==> flow/design.v (excerpt) <==
module main(clk, buttons, init_cells, leds, rgb, cols, rows);
parameter game_divider = 8;  
parameter display_divider = 2;  
parameter N = 8;  
parameter M = N + 2;  
initial if (N < 3) $error("N has to be >= 3 to make for interesting patterns.");
initial if (M !== (N+2)) $error("M must N+2=%d, not %d", N+2,M);  
input wire clk;
input wire [1:0] buttons;
logic rst; always_comb rst = buttons[0];  
input wire [N*N-1:0] init_cells;  
output logic [1:0] leds;
output logic [2:0] rgb;
output wire [N-1:0] cols;
output wire [N-1:0] rows;
logic [game_divider:0] game_counter;
logic [display_divider:0] display_counter;
logic rst_game; always_comb rst_game = buttons[0] | buttons[1];
logic step_game;
logic [$clog2(N):0] x;
wire [M*M-1:0] bordered_cells_q;  
wire [M*M-1:0] bordered_cells_d; 
logic [M*M-1:0] bordered_cells_0;  
logic [N*N-1:0] cells_q;  
logic [N*N-1:0] cells_0;  
always_comb begin : io_logic 
    leds[0] = buttons[0] ^ buttons[1];
    leds[1] = buttons[0] & buttons[1];
    rgb[0] = ~( buttons[0] & ~buttons[1]);
    rgb[1] = ~(~buttons[0] &  buttons[1]);
    rgb[2] = ~( buttons[0] &  buttons[1]);
end
led_array_driver #(.ROWS(N), .COLS(N), .N(N)) LED_DRIVER (
  .ena(1'b1),
  .cells(cells_q),
  .x(x),
  .rows(rows[N-1:0]),
  .cols(cols[N-1:0])
);
generate
  genvar r;
  for (r = 0; r < M; r = r + 1) begin : init_rows
    if ((r == 0) || (r == M-1)) begin : border_row
      always_comb bordered_cells_0[M*(r+1)-1:M*r] = 0;
    end else begin : inner_row
  ...
For scale: roughly 80 flip-flops, roughly 0.012 mm² of cells after synthesis.
Settings: LEC_CHECK=0, CAP_MARGIN=10, CELL_PAD_IN_SITES_DETAIL_PLACEMENT=0, CORE_ASPECT_RATIO=0.97, CORE_MARGIN=2, CORE_UTILIZATION=72, CTS_CLUSTER_DIAMETER=232, CTS_CLUSTER_SIZE=15, HOLD_SLACK_MARGIN=-0.08, SETUP_SLACK_MARGIN=0.16, SLEW_MARGIN=20; clock period 2.97 ns.
run.sh (not shown) runs the stock make flow with config.mk's settings and CLKGATE_MAP_FILE=.
The starting point failed in global routing (5_1_grt) on DPL-0038.
Rerun with:
- CAP_MARGIN: 10 -> 20
- CELL_PAD_IN_SITES_DETAIL_PLACEMENT: 0 -> not set
- CORE_ASPECT_RATIO: 0.97 -> not set
- CORE_UTILIZATION: 72 -> 66
- CTS_CLUSTER_DIAMETER: 232 -> not set
- CTS_CLUSTER_SIZE: 15 -> not set
- HOLD_SLACK_MARGIN: -0.08 -> not set
- PLACE_DENSITY: not set -> 0.6
- SETUP_SLACK_MARGIN: 0.16 -> not set
- clock period: 2.97 -> 3.83 ns (I/O delays scaled with it)
=> The changed run passed the timing, DRC and antenna checks. Synthesized area does not change. Die size grows by a little under a tenth. Synthesized cell count stays the same.
Rerun with:
- CORE_UTILIZATION: 66 -> 65
- PLACE_DENSITY: 0.6 -> not set
- clock period: 3.83 -> 5.4 ns (I/O delays scaled with it)
Die area rises by 1.5%.
Clock skew is higher by 0.0081 ns.
Count of clock-buffer cells in the layout is higher by 2.
Via count fell by 0.73%.
Utilization fell by 0.85 points.
Area after synthesis stays the same.
Non-clock buffer count went down by 7.
Global-route usage drops by 0.21 points.
Routed wire length climbs by 0.59%.
Setup slack improves by 0.99 ns.
Rerun with:
- CORE_UTILIZATION: 65 -> 70
- CTS_CLUSTER_SIZE: not set -> 41
- clock period: 5.4 -> 3.28 ns (I/O delays scaled with it)
Outcome: The changed run finished clean; clock-buffer cell count falls by 1; worst setup slack gets worse by 1.2 ns; area after synthesis is unchanged; die size falls by a few percent; routed wire length goes up by roughly a tenth; cell count rises by a few percent; register-to-register slack got worse by 2.0 ns.


Setup of v48:
main again, from the RTL that the note above started with.
==> flow/design.v (excerpt) <==
module main(clk, buttons, init_cells, leds, rgb, cols, rows);
parameter game_divider = 8;  
parameter display_divider = 2;  
parameter N = 8;  
parameter M = N + 2;  
initial if (N < 3) $error("N has to be >= 3 to make for interesting patterns.");
initial if (M !== (N+2)) $error("M must N+2=%d, not %d", N+2,M);  
input wire clk;
input wire [1:0] buttons;
logic rst; always_comb rst = buttons[0];  
input wire [N*N-1:0] init_cells;  
output logic [1:0] leds;
output logic [2:0] rgb;
output wire [N-1:0] cols;
output wire [N-1:0] rows;
logic [game_divider:0] game_counter;
logic [display_divider:0] display_counter;
logic rst_game; always_comb rst_game = buttons[0] | buttons[1];
logic step_game;
logic [$clog2(N):0] x;
wire [M*M-1:0] bordered_cells_q;  
wire [M*M-1:0] bordered_cells_d; 
logic [M*M-1:0] bordered_cells_0;  
logic [N*N-1:0] cells_q;  
logic [N*N-1:0] cells_0;  
always_comb begin : io_logic 
    leds[0] = buttons[0] ^ buttons[1];
    leds[1] = buttons[0] & buttons[1];
    rgb[0] = ~( buttons[0] & ~buttons[1]);
    rgb[1] = ~(~buttons[0] &  buttons[1]);
    rgb[2] = ~( buttons[0] &  buttons[1]);
end
led_array_driver #(.ROWS(N), .COLS(N), .N(N)) LED_DRIVER (
  .ena(1'b1),
  .cells(cells_q),
  .x(x),
  .rows(rows[N-1:0]),
  .cols(cols[N-1:0])
);
generate
  genvar r;
  for (r = 0; r < M; r = r + 1) begin : init_rows
    if ((r == 0) || (r == M-1)) begin : border_row
      always_comb bordered_cells_0[M*(r+1)-1:M*r] = 0;
    end else begin : inner_row
      always_comb bordered_cells_0[M*(r+1)-1:M*r] = {1'b0, init_cells[N*r-1:N*(r-1)], 1'b0};
    end
  end
endgenerate
function int cell_index(int i, int j);
  cell_index = M*j + i;
endfunction
generate
  genvar i;
  genvar j;
  for (i = 0; i < M; i = i + 1) begin : cells_x
    for (j = 0; j < M; j = j + 1) begin : cells_y
      if ( (i > 0) && (i < (M-1)) && (j > 0) && (j < (M-1)) ) begin
        conway_cell CELL(
          .clk(clk), .rst(rst_game), .ena(step_game),
          .neighbors({
  ...
clock: 4.52 ns
lec_check: 0
cap_margin: 20
core_margin: 2
core_utilization: 72
cts_cluster_diameter: 205
cts_cluster_size: 32
place_density_lb_addon: 0.03
setup_slack_margin: 1.29
slew_margin: 20
v48 finished every stage and its layout cleared the timing, DRC and antenna checks.
> inputs changed (v48 -> v40)
diff --git a/flow/config.mk b/flow/config.mk
--- a/flow/config.mk
+++ b/flow/config.mk
@@ -10,5 +10 @@
-export CORE_UTILIZATION = 72
-export CTS_CLUSTER_DIAMETER = 205
-export CTS_CLUSTER_SIZE = 32
-export PLACE_DENSITY_LB_ADDON = 0.03
-export SETUP_SLACK_MARGIN = 1.29
+export CORE_UTILIZATION = 64
==> flow/constraint.sdc <==
create_clock -name core_clock -period 5.42 [get_ports {clk}]
set_input_delay 1.0840 -clock core_clock [delete_from_list [all_inputs] [get_ports {clk}]]
set_output_delay 1.0840 -clock core_clock [all_outputs]
set_load 0.01 [all_outputs]
==> comparison <==
- Of v40 and v48, v40 shows the lower maximum number of pins on one net before global-route repair, with v48 above it.
- Remaining max-slew budget at the tightest pin, v40 and v48: smaller value in v40
- v40 vs. v48: area of all placed cells without fillers went down by 1.4%.
## Diff of input files: v27 against v40
diff --git a/flow/config.mk b/flow/config.mk
--- a/flow/config.mk
+++ b/flow/config.mk
@@ -10 +10,2 @@
-export CORE_UTILIZATION = 64
+export CORE_UTILIZATION = 63
+export SETUP_SLACK_MARGIN = 1.03
==> flow/constraint.sdc <==
create_clock -name core_clock -period 3.77 [get_ports {clk}]
set_input_delay 0.7540 -clock core_clock [delete_from_list [all_inputs] [get_ports {clk}]]
set_output_delay 0.7540 -clock core_clock [all_outputs]
set_load 0.01 [all_outputs]
==> results <==
The flow did not stop early for v27: all stages ran, and the layout cleared the timing, DRC and antenna checks.
Register-to-register slack (v27 over v40): decrease, 1.69 ns
v27 and v40 ended up with roughly the same total area of sequential cells.
Against v40 as the reference, v27 delivers a higher number of gates given a new drive strength after cts.
[compare] base=v40 new=v27: met1 demand-to-capacity share in global routing grew by 2.9 points; layout overhead on the synthesized area grew by 26 points; number of buffer and inverter stages on the critical path grew by 2.
Measured against v27, the design area of v40 comes out at 0.812 times the reference value.
Relative to v40, final core utilization has gone up in v27.
Diff v27..v40 | number of instances in the synthesized netlist | negligible
Sort v27 and v40 by met2 routed wirelength, descending, and v27 comes first.
Input changes introduced in v39 (baseline for comparison: v27):
diff --git a/flow/config.mk b/flow/config.mk
--- a/flow/config.mk
+++ b/flow/config.mk
@@ -10,2 +10,2 @@
-export CORE_UTILIZATION = 63
-export SETUP_SLACK_MARGIN = 1.03
+export CORE_UTILIZATION = 40
+export PLACE_DENSITY = 0.6
==> flow/constraint.sdc <==
create_clock -name core_clock -period 7.0 [get_ports {clk}]
set_input_delay 1.4000 -clock core_clock [delete_from_list [all_inputs] [get_ports {clk}]]
set_output_delay 1.4000 -clock core_clock [all_outputs]
set_load 0.01 [all_outputs]
==> comparison <==
As far as multiplexer fraction of the synthesized cell area goes, v27 and v39 are indistinguishable; the numbers are identical. Post-synthesis chip area from yosys: v39 vs v27 identical. Cmp v39 and v27 / number of antenna violations at the first check in global routing / lower: v39.
Input changes introduced in v58 (baseline for comparison: v39):
diff --git a/flow/config.mk b/flow/config.mk
--- a/flow/config.mk
+++ b/flow/config.mk
@@ -9 +9,3 @@
-export CORE_MARGIN = 2
+export CELL_PAD_IN_SITES_GLOBAL_PLACEMENT = 1
+export CORE_ASPECT_RATIO = 1.19
+export CORE_MARGIN = 8
@@ -11,2 +13 @@
-export PLACE_DENSITY = 0.6
-export SLEW_MARGIN = 20
+export SLEW_MARGIN = 5
[summary]
Summary of the comparison: die outline area is higher in v58, relative to v39. Between v58 and v39, it is v58 whose met2 track utilization from global routing is lower, by 1.5 points. The final reports for v58 and v39 show worst slack on hold paths higher in the former. Core region area essentially unchanged between v58 and v39. Comparing v58 against v39, there is no change at all in multi-input logic portion of the cell area. Comparing v39 against v58, there is no change at all in well-tap cell count. Per the comparison of v58 with v39, first-iteration DRC count shows a reduction of about 10%; aggregate routed wire length now larger.
> inputs changed (v58 -> v45)
diff --git a/flow/config.mk b/flow/config.mk
--- a/flow/config.mk
+++ b/flow/config.mk
@@ -9,3 +9 @@
-export CELL_PAD_IN_SITES_GLOBAL_PLACEMENT = 1
-export CORE_ASPECT_RATIO = 1.19
-export CORE_MARGIN = 8
+export CORE_MARGIN = 2
@@ -13 +11,2 @@
-export SLEW_MARGIN = 5
+export PLACE_DENSITY = 0.6
+export SLEW_MARGIN = 20
==> flow/constraint.sdc <==
create_clock -name core_clock -period 4.51 [get_ports {clk}]
set_input_delay 0.9020 -clock core_clock [delete_from_list [all_inputs] [get_ports {clk}]]
set_output_delay 0.9020 -clock core_clock [all_outputs]
set_load 0.01 [all_outputs]
## What came out
- Diff v58 -> v45: register-to-register slack lost 2.49 ns; post-detailed-routing wire length lost 4.7%; weighted congestion at the end of routability-driven global placement picked up an extra 0.032.
- On core utilization before placement, v58 and v45 are neck and neck.
- Of the two values seen for capture point of the worst path, rows[4] was produced by v45 and leds[0] by v58.
- v45 closes out successfully: all stages finished, all timing, DRC and antenna checks passed.
